==> trial 53: inputs <==
## Risc_16_bit
module Risc_16_bit(
 input clk,
 input rst,
 output [15:0] imem_addr,
 input  [15:0] imem_data,
 output        dmem_we,
 output [2:0]  dmem_addr,
 output [15:0] dmem_wdata
);
clock: 1.3 ns
lec_check: 0
abc_area: 1
cap_margin: 20
core_aspect_ratio: 1.28
core_margin: 2
core_utilization: 72
cts_cluster_diameter: 397
cts_cluster_size: 97
slew_margin: 20
run.sh (not shown) runs the stock make flow with config.mk's settings and CLKGATE_MAP_FILE=.
==> trial 67 (differences from trial 53) <==
Settings changed: ABC_AREA 1 to unset, CAP_MARGIN 20 to 40, CELL_PAD_IN_SITES_GLOBAL_PLACEMENT set to 0, CORE_ASPECT_RATIO 1.28 to unset, CORE_UTILIZATION 72 to 67, CTS_CLUSTER_DIAMETER 397 to 205, CTS_CLUSTER_SIZE 97 to unset, GPL_ROUTABILITY_DRIVEN set to 0, GPL_TIMING_DRIVEN set to 1, SETUP_SLACK_MARGIN set to 0.07, TNS_END_PERCENT set to 70.
==> flow/constraint.sdc (replaced) <==
create_clock -name core_clock -period 5.23 [get_ports {clk}]
set_input_delay 1.0460 -clock core_clock [delete_from_list [all_inputs] [get_ports {clk}]]
set_output_delay 1.0460 -clock core_clock [all_outputs]
set_load 0.01 [all_outputs]
==> build 96 (differences from trial 53) <==
Settings changed: ABC_AREA 1 to unset, CORE_ASPECT_RATIO 1.28 to unset, CORE_UTILIZATION 72 to 64, CTS_CLUSTER_DIAMETER 397 to unset, CTS_CLUSTER_SIZE 97 to unset, SETUP_SLACK_MARGIN set to 1.18.
==> flow/constraint.sdc (replaced) <==
create_clock -name core_clock -period 4.3 [get_ports {clk}]
set_input_delay 0.8600 -clock core_clock [delete_from_list [all_inputs] [get_ports {clk}]]
set_output_delay 0.8600 -clock core_clock [all_outputs]
set_load 0.01 [all_outputs]
==> trial 3 (differences from trial 53) <==
Settings changed: ABC_AREA 1 to unset, CAP_MARGIN 20 to 40, CORE_ASPECT_RATIO 1.28 to unset, CORE_UTILIZATION 72 to 52, CTS_CLUSTER_DIAMETER 397 to 182, CTS_CLUSTER_SIZE 97 to unset, GPL_ROUTABILITY_DRIVEN set to 1, SETUP_SLACK_MARGIN set to 0.51, SLEW_MARGIN 20 to 15, TNS_END_PERCENT set to 40.
==> flow/constraint.sdc (replaced) <==
create_clock -name core_clock -period 9.49 [get_ports {clk}]
set_input_delay 1.8980 -clock core_clock [delete_from_list [all_inputs] [get_ports {clk}]]
set_output_delay 1.8980 -clock core_clock [all_outputs]
set_load 0.01 [all_outputs]
==> load_flow_metrics.sql <==
-- flow metrics import
INSERT INTO impl_metrics (metric_group, metric, value, unit) VALUES
('logic_synthesis', 'yosysChipArea', '0.0195', 'mm^2'),
('logic_synthesis', 'postSynthCellCount', '1856', ''),
('logic_synthesis', 'synthTopCellsByArea', 'sky130_fd_sc_hd__edfxtp_1, sky130_fd_sc_hd__mux2i_1, sky130_fd_sc_hd__nor2_1', ''),
('outcome', 'last-stage-reached', 'global routing', ''),
('logic_synthesis', 'post_synth_num_cell_types', '100', ''),
('placement', 'globalplace.congestion', '1.07', ''),
('outcome', 'outcome', 'aborted with a tool error', ''),
('logic_synthesis', 'seq_area_frac_synth', '43.0', '%'),
('logic_synthesis', 'yosys-mux-area-fraction', '17.3', '%'),
('logic_synthesis', 'xor_area_share', '1.97', '%'),
('floorplan', 'num_rows', '63', ''),
('placement', 'placedCellCount', '2682', ''),
('outcome', 'tool.error', '[ERROR GRT-0116] Global routing finished with congestion. Check the congestion regions in the DRC Viewer.', ''),
('floorplan', 'fp-utilization', '65.5', '%'),
('floorplan', 'dieHeight', '179', 'um'),
('floorplan', 'die-width', '179', 'um'),
('logic_synthesis', 'compound_area_share', '11.6', '%');
The numbers above come from build 96.

==> load_flow_metrics.sql <==
-- flow metrics import
INSERT INTO impl_metrics (metric_group, metric, value, unit) VALUES
('outcome', 'outcome', 'aborted with a tool error', ''),
('outcome', 'last-stage-reached', 'clock tree synthesis', ''),
('outcome', 'tool.error', '[ERROR DPL-0033] detailed placement checks failed during check placement.', ''),
('logic_synthesis', 'yosysChipArea', '0.0189', 'mm^2'),
('floorplan', 'num_rows', '67', ''),
('logic_synthesis', 'postSynthCellCount', '2404', ''),
('floorplan', 'die-width', '147', 'um'),
('logic_synthesis', 'compound_area_share', '12.5', '%'),
('logic_synthesis', 'seq_area_frac_synth', '44.4', '%'),
('placement', 'globalplace.congestion', '1.14', ''),
('logic_synthesis', 'xor_area_share', '1.67', '%');
The numbers above come from trial 53.

==> load_flow_metrics.sql <==
-- flow metrics import
INSERT INTO impl_metrics (metric_group, metric, value, unit) VALUES
('placement', 'globalplace.congestion', '0.979', ''),
('floorplan', 'dieHeight', '198', 'um'),
('placement', 'placedCellCount', '2354', ''),
('outcome', 'outcome', 'finished clean', ''),
('logic_synthesis', 'yosys-mux-area-fraction', '17.3', '%'),
('floorplan', 'die-width', '198', 'um'),
('logic_synthesis', 'post_synth_num_cell_types', '100', ''),
('logic_synthesis', 'yosysChipArea', '0.0195', 'mm^2'),
('logic_synthesis', 'xor_area_share', '1.97', '%'),
('floorplan', 'fp-utilization', '53.1', '%'),
('logic_synthesis', 'seq_area_frac_synth', '43.0', '%'),
('logic_synthesis', 'postSynthCellCount', '1856', ''),
('logic_synthesis', 'synthTopCellsByArea', 'sky130_fd_sc_hd__edfxtp_1, sky130_fd_sc_hd__mux2i_1, sky130_fd_sc_hd__nor2_1', '');
The numbers above come from trial 3.

==> load_flow_metrics.sql <==
-- flow metrics import
INSERT INTO impl_metrics (metric_group, metric, value, unit) VALUES
('outcome', 'outcome', 'finished with violations', ''),
('outcome', 'checkFailReasons', 'negative setup slack', ''),
('floorplan', 'fp-utilization', '68.0', '%'),
('logic_synthesis', 'post_synth_num_cell_types', '100', ''),
('floorplan', 'num_rows', '62', ''),
('timing', 'final-setup-viol-count', '14', ''),
('logic_synthesis', 'xor_area_share', '1.97', '%'),
('logic_synthesis', 'yosysChipArea', '0.0195', 'mm^2'),
('timing', 'setup_ws', '-0.138', 'ns'),
('floorplan', 'die-width', '175', 'um'),
('logic_synthesis', 'yosys-mux-area-fraction', '17.3', '%'),
('floorplan', 'dieHeight', '175', 'um');
The numbers above come from trial 67.

